run A:
Design main, start of the top module:
module main(clk, rst, mem_rdata, mem_addr, mem_wdata, mem_we);
	input clk, rst;
	input [15:0] mem_rdata;       
	output [7:0] mem_addr;
	output [7:0] mem_wdata;
	output mem_we;
	wire PCWrite, IRWrite, S, AdrSrc, MemWrite, RegSrc1, ExtenderShift, RegWrite;
	wire [1:0] RegSrc0, ALUSrcA, ALUSrcB, ResultSrc, ImmSrc;
	wire [3:0] ALUControl;
	wire [3:0] FLAGS;
	wire [15:0] Instr;
	wire [2:0] IMM_VAL_7;
	wire [7:0] IMM_VAL_1;
	assign ImmSrc = Instr[15:14];
	assign IMM_VAL_7 = 7;
	assign IMM_VAL_1 = 1;
	assign mem_we = MemWrite;
	controller CTRL(
		.clk(clk),
		.rst(rst),
		.FLAGS(FLAGS),
		.Instr(Instr),
		.PCWrite(PCWrite),
		.IRWrite(IRWrite),
		.S(S),
		.AdrSrc(AdrSrc),
		.MemWrite(MemWrite),
		.RegSrc1(RegSrc1),
		.ExtenderShift(ExtenderShift),
		.RegWrite(RegWrite),
		.RegSrc0(RegSrc0),
		.ALUSrcA(ALUSrcA),
		.ALUSrcB(ALUSrcB),
		.ResultSrc(ResultSrc),
		.ALUControl(ALUControl)
	);
	datapath DUT(
		AdrSrc,
		PCWrite,
		MemWrite,
		IRWrite,
		RegSrc1,
		ExtenderShift,
		RegWrite,
		clk,
		rst,
		S,
		ALUControl,
		ALUSrcA,
		ALUSrcB,
		IMM_VAL_1,
		IMM_VAL_7,
		ImmSrc,
		RegSrc0,
		ResultSrc,
		mem_rdata,
		FLAGS,
		Instr,
		mem_addr,
		mem_wdata
	);
endmodule
For scale: roughly 1200 cells after synthesis, about 140 flip-flops, roughly 35 I/O pins, ~9400 sq um of cells after synthesis.
export LEC_CHECK = 0
export CAP_MARGIN = 0
export CELL_PAD_IN_SITES_DETAIL_PLACEMENT = 1
export CELL_PAD_IN_SITES_GLOBAL_PLACEMENT = 1
export CORE_ASPECT_RATIO = 1.72
export CORE_MARGIN = 7
export CORE_UTILIZATION = 41
export CTS_CLUSTER_DIAMETER = 197
export CTS_CLUSTER_SIZE = 82
export GPL_ROUTABILITY_DRIVEN = 0
export MAX_ROUTING_LAYER = met4
export PLACE_DENSITY_LB_ADDON = 0.3
export SETUP_SLACK_MARGIN = 0.56
export SLEW_MARGIN = 40
export TNS_END_PERCENT = 45
create_clock -name core_clock -period 6.74 [get_ports {clk}]
run.sh (not shown) runs the stock make flow with config.mk's settings and CLKGATE_MAP_FILE=.
Run A completed end to end with timing, DRC and antenna clean.
What run B does differently from run A at the input level:
# run A
export LEC_CHECK = 0
export CAP_MARGIN = 0
export CELL_PAD_IN_SITES_DETAIL_PLACEMENT = 1
export CELL_PAD_IN_SITES_GLOBAL_PLACEMENT = 1
export CORE_ASPECT_RATIO = 1.72
export CORE_MARGIN = 7
export CORE_UTILIZATION = 41
export CTS_CLUSTER_DIAMETER = 197
export CTS_CLUSTER_SIZE = 82
export GPL_ROUTABILITY_DRIVEN = 0
export MAX_ROUTING_LAYER = met4
export PLACE_DENSITY_LB_ADDON = 0.3
export SETUP_SLACK_MARGIN = 0.56
export SLEW_MARGIN = 40
export TNS_END_PERCENT = 45
create_clock -name core_clock -period 6.74 [get_ports {clk}]
# run B
export LEC_CHECK = 0
export CAP_MARGIN = 20
export CORE_MARGIN = 2
export CORE_UTILIZATION = 72
export CTS_CLUSTER_SIZE = 51
export PLACE_DENSITY = 0.65
export SLEW_MARGIN = 20
export TNS_END_PERCENT = 45
create_clock -name core_clock -period 3.78 [get_ports {clk}]
Run B never completed; the flow aborted with a tool error in clock tree synthesis (4_1_cts).
Against run A, die outline height in run B fell by more than a quarter.
[compare] base=run A new=run B: instance area at placement climbed 15%; row count fell by 31.
Floorplan check, run B vs run A: die outline smaller in run B
Input-level comparison between run C and run B:
# run B
export LEC_CHECK = 0
export CAP_MARGIN = 20
export CORE_MARGIN = 2
export CORE_UTILIZATION = 72
export CTS_CLUSTER_SIZE = 51
export PLACE_DENSITY = 0.65
export SLEW_MARGIN = 20
export TNS_END_PERCENT = 45
create_clock -name core_clock -period 3.78 [get_ports {clk}]
# run C
export LEC_CHECK = 0
export CAP_MARGIN = 20
export CORE_MARGIN = 2
export CORE_UTILIZATION = 58
export SLEW_MARGIN = 20
create_clock -name core_clock -period 2.89 [get_ports {clk}]
### Flow results
- Run C had finished all stages when the layout checks came back failing, citing negative setup slack.
- The die used by run C is larger than the one used by run B.
- In the reports for run C and run B, the smaller HPWL after detailed placement belongs to run C.
- Run C against run B: x dimension of the die shows an increase of 11%; number of rows created at floorplan shows an increase of 12%; area of placed instances saw an increase.
- Reported for run C and run B, simple-gate share of the synthesized area turned out identical to the last digit.
The following lists how run D was set up differently from run C:
# run C
export LEC_CHECK = 0
export CAP_MARGIN = 20
export CORE_MARGIN = 2
export CORE_UTILIZATION = 58
export SLEW_MARGIN = 20
create_clock -name core_clock -period 2.89 [get_ports {clk}]
# run D
export LEC_CHECK = 0
export CAP_MARGIN = 20
export CORE_MARGIN = 2
export CORE_UTILIZATION = 56
export SETUP_SLACK_MARGIN = -0.27
export SLEW_MARGIN = 20
create_clock -name core_clock -period 3.76 [get_ports {clk}]
Findings:
- Run D finished all stages; however, its layout fails the closing checks, the failures being negative setup slack.
- Run D has routed via count below what run C had.
- Share of the final layout cell area in sequential cells (run D over run C): increase, 0.29 points
- Cell area power density for run D is lower than for run C.
- Re buffer count from post-CTS setup fixing: run C was higher than run D.
- Compared with run C, run D shows a higher die area.
- Utilization after layout (lower): run D
- Run D vs. run C: routed length on met2 went up by 430 um, part of the power in the clock network down 0.6 points, post-route worst setup slack rose by 840 ps.
diff inputs: run D => run E
# run D
export LEC_CHECK = 0
export CAP_MARGIN = 20
export CORE_MARGIN = 2
export CORE_UTILIZATION = 56
export SETUP_SLACK_MARGIN = -0.27
export SLEW_MARGIN = 20
create_clock -name core_clock -period 3.76 [get_ports {clk}]
# run E
export LEC_CHECK = 0
export CAP_MARGIN = 20
export CORE_MARGIN = 2
export CORE_UTILIZATION = 40
export SETUP_SLACK_MARGIN = 1.4
export SLEW_MARGIN = 20
create_clock -name core_clock -period 5.5 [get_ports {clk}]
Results
Among run D and run E, a clean, completed layout was produced by run E alone. Looking at instance area after placement across run D and run E, the one that comes out lower is run E. Comparing combinational power for run D and run E, the bigger number came from run D. Run E packs its core more loosely than run D. Run D has a lower die outline area than run E. Area: run E vs run D -> run E smaller. Diff run D -> run E: final number of hold-violating endpoints stayed essentially flat; setup TNS higher.
Edits applied to the flow inputs when going from run E to run F:
# run E
export LEC_CHECK = 0
export CAP_MARGIN = 20
export CORE_MARGIN = 2
export CORE_UTILIZATION = 40
export SETUP_SLACK_MARGIN = 1.4
export SLEW_MARGIN = 20
create_clock -name core_clock -period 5.5 [get_ports {clk}]
# run F
export LEC_CHECK = 0
export ABC_AREA = 1
export CAP_MARGIN = 20
export CORE_ASPECT_RATIO = 0.5
export CORE_MARGIN = 2
export CORE_UTILIZATION = 46
export CTS_CLUSTER_DIAMETER = 316
export CTS_CLUSTER_SIZE = 98
export PLACE_DENSITY = 0.38
export SLEW_MARGIN = 20
export TNS_END_PERCENT = 100
create_clock -name core_clock -period 5.5 [get_ports {clk}]
Results
- Run F went all the way through the flow, and no timing, DRC or antenna check failed.
- Compared with run E, run F shows number of buffer and inverter stages on the critical path higher by 3.
- Part of the total power dissipated in combinational logic in run F is 1.4 points higher than in run E
- From run F to run E, DRC violation count after routing did not move at all.

* * *

== try-indigo ==
main again, from the RTL that the note above started with.
clock: 4.75 ns
lec_check: 0
abc_area: 0
cap_margin: 20
core_margin: 2
core_utilization: 68
cts_cluster_diameter: 204
cts_cluster_size: 39
setup_slack_margin: 1.33
slew_margin: 20
As the logs show, try-indigo stopped at global routing after a tool error, so it never reached the end of the flow.
## Diff of input files: try-garnet against try-indigo
- clearing ABC_AREA, which used to be 0
- clearing CTS_CLUSTER_SIZE, which used to be 39
- clearing SETUP_SLACK_MARGIN, which used to be 1.33
- swapping 68 for 33 in CORE_UTILIZATION
- clearing CTS_CLUSTER_DIAMETER, which used to be 204
- swapping 4.75 for 8.07 in the clock period (ns, I/O delays scaled along)
Notes after the runs:
Between try-indigo and try-garnet, the flow reports global placement routability congestion decreasing by more than 10%.
No stage failed in try-garnet, and the final checks on the layout all came back clean.
try-indigo terminated abnormally: global routing reported GRT-0232.
Compared with try-indigo, try-garnet shows instance count after placement with tap cells included higher by about 4%.
Compared try-garnet vs try-indigo, and starting utilization of the core area is down in try-garnet.
diff inputs: try-garnet => try-tundra
- SETUP_SLACK_MARGIN: unset -> 1.48
- ABC_AREA: unset -> 1
- CORE_UTILIZATION: 33 -> 40
- the clock period (ns, I/O delays scaled along): 8.07 -> 5.5
--- outcome ---
Per the comparison of try-tundra with try-garnet, sequential share of layout area decreased by 2.5 points relative to the old numbers, vertical die size dropped 9.5%. From try-garnet to try-tundra, count of endpoints failing hold in the final timing report did not move at all. Taking try-garnet as the reference point, the number of cells on the worst reg-to-reg path of try-tundra rises by 20. try-garnet and try-tundra ended up with nearly the same flip-flop count. Sort try-garnet and try-tundra by post-placement cell area asc -> top: try-garnet. Setup slack in try-tundra is larger than in try-garnet. Summary of try-tundra over try-garnet: routed wire length higher, basic-gate share of the synthesized area counting and, or, nand and nor cells saw an increase.
--- input diff try-tundra..try-nickel ---
- clearing ABC_AREA, which used to be 1
- clearing SETUP_SLACK_MARGIN, which used to be 1.48
Notes after the runs:
Summary: static leakage, try-nickel better than try-tundra
Post-route clock period utilization is lower on try-tundra
Combined global-route utilization of all metal layers delta for try-nickel relative to try-tundra: 0.75 points higher
Compared with try-tundra, try-nickel shows proportion of cell area occupied by multi-input gates higher by 3.9 points.
Comparing try-tundra and try-nickel, the lower setup slack is on try-nickel.
try-nickel ended with more worst ir drop on vdd than try-tundra.
Synthesized cell count of try-nickel falls short of that of try-tundra by more than 10%.
Here is what was changed in the inputs of try-delta compared with try-nickel.
- SLEW_MARGIN: 20 -> 0
- CORE_MARGIN: 2 -> 4
- CELL_PAD_IN_SITES_DETAIL_PLACEMENT: unset -> 2
- ABC_AREA: unset -> 1
- CTS_CLUSTER_SIZE: unset -> 27
- GPL_TIMING_DRIVEN: unset -> 0
- CTS_CLUSTER_DIAMETER: unset -> 255
- CAP_MARGIN: 20 -> 30
- CORE_ASPECT_RATIO: unset -> 1.19
- SETUP_SLACK_MARGIN: unset -> 1.48
- HOLD_SLACK_MARGIN: unset -> 0.28
- GPL_ROUTABILITY_DRIVEN: unset -> 1
--- outcome ---
In the summary table, try-delta is marked failed, with error DPL-0033 raised in clock tree synthesis.
Compare try-delta and try-nickel | synthesis area per yosys higher: try-nickel
Going from try-nickel to try-delta, the compound-cell area share of the yosys netlist was found to have gone down by 10 points.
try-delta vs try-nickel — area fraction in full adders, half adders and majority gates dropped 1.1 points.
Fraction of the core area occupied by cells at floorplan ended up 0.37 points higher on try-delta than on try-nickel.
When try-delta is measured against try-nickel, its number of instances in the synthesized netlist turns out 296 higher.
On die area, try-delta does worse than try-nickel.
--- input diff try-delta..try-harbor ---
- a change of CAP_MARGIN from 30 to 20
- a deleted CORE_ASPECT_RATIO that had been 1.19
- a change of CORE_MARGIN from 4 to 2
- a change of CORE_UTILIZATION from 40 to 72
- a change of SLEW_MARGIN from 0 to 20
- a deleted GPL_TIMING_DRIVEN that had been 0
- a deleted CTS_CLUSTER_SIZE that had been 27
- a deleted CTS_CLUSTER_DIAMETER that had been 255
- a deleted HOLD_SLACK_MARGIN that had been 0.28
- a deleted SETUP_SLACK_MARGIN that had been 1.48
- a deleted CELL_PAD_IN_SITES_DETAIL_PLACEMENT that had been 2
- a deleted GPL_ROUTABILITY_DRIVEN that had been 1
- a change of the clock period (ns, I/O delays scaled along) from 5.5 to 8.07
## What came out
try-harbor reached the end of the flow, and the finished layout is clean on the timing, design-rule and antenna checks. Die area | try-harbor < try-delta. Standard cell core area ends up higher on try-delta. When try-harbor is set beside try-delta, its tally of buffers added on design ports turns out to be about 3% larger. Compared with try-delta, in try-harbor starting utilization of the core area went up by 33 points; post-synthesis cell area flat; chip width shrank by 20%; standard-cell row count went down by about 30%; HPWL after detailed placement now smaller.

* * *

## v33
Starting RTL as in the previous note.
export LEC_CHECK = 0
export CAP_MARGIN = 0
export CELL_PAD_IN_SITES_DETAIL_PLACEMENT = 1
export CELL_PAD_IN_SITES_GLOBAL_PLACEMENT = 1
export CORE_ASPECT_RATIO = 1.72
export CORE_MARGIN = 7
export CORE_UTILIZATION = 41
export CTS_CLUSTER_SIZE = 82
export GPL_ROUTABILITY_DRIVEN = 0
export MAX_ROUTING_LAYER = met4
export PLACE_DENSITY_LB_ADDON = 0.3
export SETUP_SLACK_MARGIN = 0.55
export SLEW_MARGIN = 40
export TNS_END_PERCENT = 45
create_clock -name core_clock -period 6.74 [get_ports {clk}]
Edits applied to the flow inputs when going from v33 to v21:
- CORE_ASPECT_RATIO removed (was 1.72)
- PLACE_DENSITY_LB_ADDON removed (was 0.3)
- SETUP_SLACK_MARGIN removed (was 0.55)
- CORE_MARGIN changed from 7 to 2
- CELL_PAD_IN_SITES_GLOBAL_PLACEMENT removed (was 1)
- CTS_CLUSTER_SIZE removed (was 82)
- GPL_ROUTABILITY_DRIVEN removed (was 0)
- CAP_MARGIN changed from 0 to 20
- CORE_UTILIZATION changed from 41 to 40
- MAX_ROUTING_LAYER removed (was met4)
- SLEW_MARGIN changed from 40 to 20
- TNS_END_PERCENT removed (was 45)
- CELL_PAD_IN_SITES_DETAIL_PLACEMENT removed (was 1)
- the clock period (ns, I/O delays scaled along) changed from 6.74 to 5.48
Notes after the runs:
Comparing v33 and v21, total combinational power is lower on v33.
v21: met3 track demand over resource 0.23 points above v33
When v21 is set beside v33, its setup slack turns out to be 0.57 ns smaller.
[diff] slack of the worst reg-to-reg path, v21 relative to v33: regression
v21 ended with more utilization than v33.
#### Input delta (v49 over v21)
- ABC_AREA now 1, previously not set
- CORE_UTILIZATION now 62, was 40
- the clock period (ns, I/O delays scaled along) now 3.92, was 5.48
==> results <==
Ran to the end and failed final checks on setup timing: v49.
Sequential share of layout area in v49 is 1.6 points lower than in v21
Worst hold slack ends up lower on v49.
Between v49 and v21, it is v49 whose slew of the pin with the lowest slew margin is higher, by 0.081 ns.
Against v21, v49 reports a critical path depth that is higher.
From v21 to v49 the numbers moved as follows: final core utilization higher; tapcell count lower; share of final layout cell area taken by non-clock buffers rose by 5.2 points; count of inverters other than clock inverters in the layout now sits higher; post-layout instance area up 900 um2.
v49 does worse than v21 on power.
Here is what was changed in the inputs of v41 compared with v49.
- setting SETUP_SLACK_MARGIN to 0.9 for the first time
- changing CORE_UTILIZATION from 62 to 56
- removing ABC_AREA (formerly 1)
- changing the clock period (ns, I/O delays scaled along) from 3.92 to 3.28
## What came out
- Not one of v41 and v49 finished clean.
- Compared with v49, in v41 wire length went up by 7.5%, number of buffers outside the clock class in the layout went up by 34%, part of the total power dissipated in combinational logic went down by 1.4 points.
- Comparing fraction of area in registers for v41 and v49, the smaller number came from v41.
- Worst hold slack: v41 better than v49
- Inverter count: v41 vs v49 down 205
- v41 vs v49 on fraction of power consumed by the clock network: v41 is the higher one.
- Delta(final cell utilization of the core, v41 - v49) < 0
- Of v41 and v49, it is v41 that has the higher global routing met1 resource utilization.
- The clock power in v49 is 0.812 times that in v41.
- STATUS first-pass GRT wire length: v41 loses against v49

* * *

Starting RTL as in the previous note.
Design main, start of the top module:
module main(clk, rst, mem_rdata, mem_addr, mem_wdata, mem_we);
==> flow/config.mk <==
export PLATFORM = sky130hd
export DESIGN_NAME = main
export DESIGN_NICKNAME = main
export VERILOG_FILES = /design/flow/design.v
export SDC_FILE = /design/flow/constraint.sdc
export NUM_CORES = 4
export LEC_CHECK = 0
export ABC_AREA = 1
export CAP_MARGIN = 20
export CORE_ASPECT_RATIO = 1.9
export CORE_MARGIN = 8
export CORE_UTILIZATION = 46
export CTS_CLUSTER_DIAMETER = 316
export CTS_CLUSTER_SIZE = 98
export PLACE_DENSITY = 0.38
export SLEW_MARGIN = 20
export TNS_END_PERCENT = 100
==> flow/constraint.sdc <==
create_clock -name core_clock -period 5.5 [get_ports {clk}]
set_input_delay 1.1000 -clock core_clock [delete_from_list [all_inputs] [get_ports {clk}]]
set_output_delay 1.1000 -clock core_clock [all_outputs]
set_load 0.01 [all_outputs]
The starting point finished with timing, DRC and antenna clean.
Change:
- CORE_ASPECT_RATIO: 1.9 -> not set
- CORE_UTILIZATION: 46 -> 40
- CTS_CLUSTER_DIAMETER: 316 -> 335
- CTS_CLUSTER_SIZE: 98 -> not set
- GPL_ROUTABILITY_DRIVEN: not set -> 0
- PLACE_DENSITY: 0.38 -> not set
- SETUP_SLACK_MARGIN: not set -> 1.48
- TNS_END_PERCENT: 100 -> not set
Die area rises by about 12%.
Setup slack is better by 0.42 ns.
Utilization falls by 3.1 points.
Wire length falls by about 9%.
Total power rises by about 6%.
Change:
- ABC_AREA: 1 -> not set
- CORE_MARGIN: 8 -> 2
- CTS_CLUSTER_DIAMETER: 335 -> 316
- CTS_CLUSTER_SIZE: not set -> 98
- GPL_ROUTABILITY_DRIVEN: 0 -> not set
- PLACE_DENSITY: not set -> 0.38
- SETUP_SLACK_MARGIN: 1.48 -> not set
=> Final cell count decreases by 15%; flip-flop count stays the same; clock power falls by about 5%; sequential power barely changes; die size shrinks by 13%; global-route usage grows by 6.8 points; clock skew rose by 0.0049 ns; non-clock buffer count grows by 15; sequential share of layout area is higher by 0.22 points; worst setup slack got worse by 0.51 ns; power goes down by 9.8%.
No activity file was given, so power comes from the tool's default toggle rates.
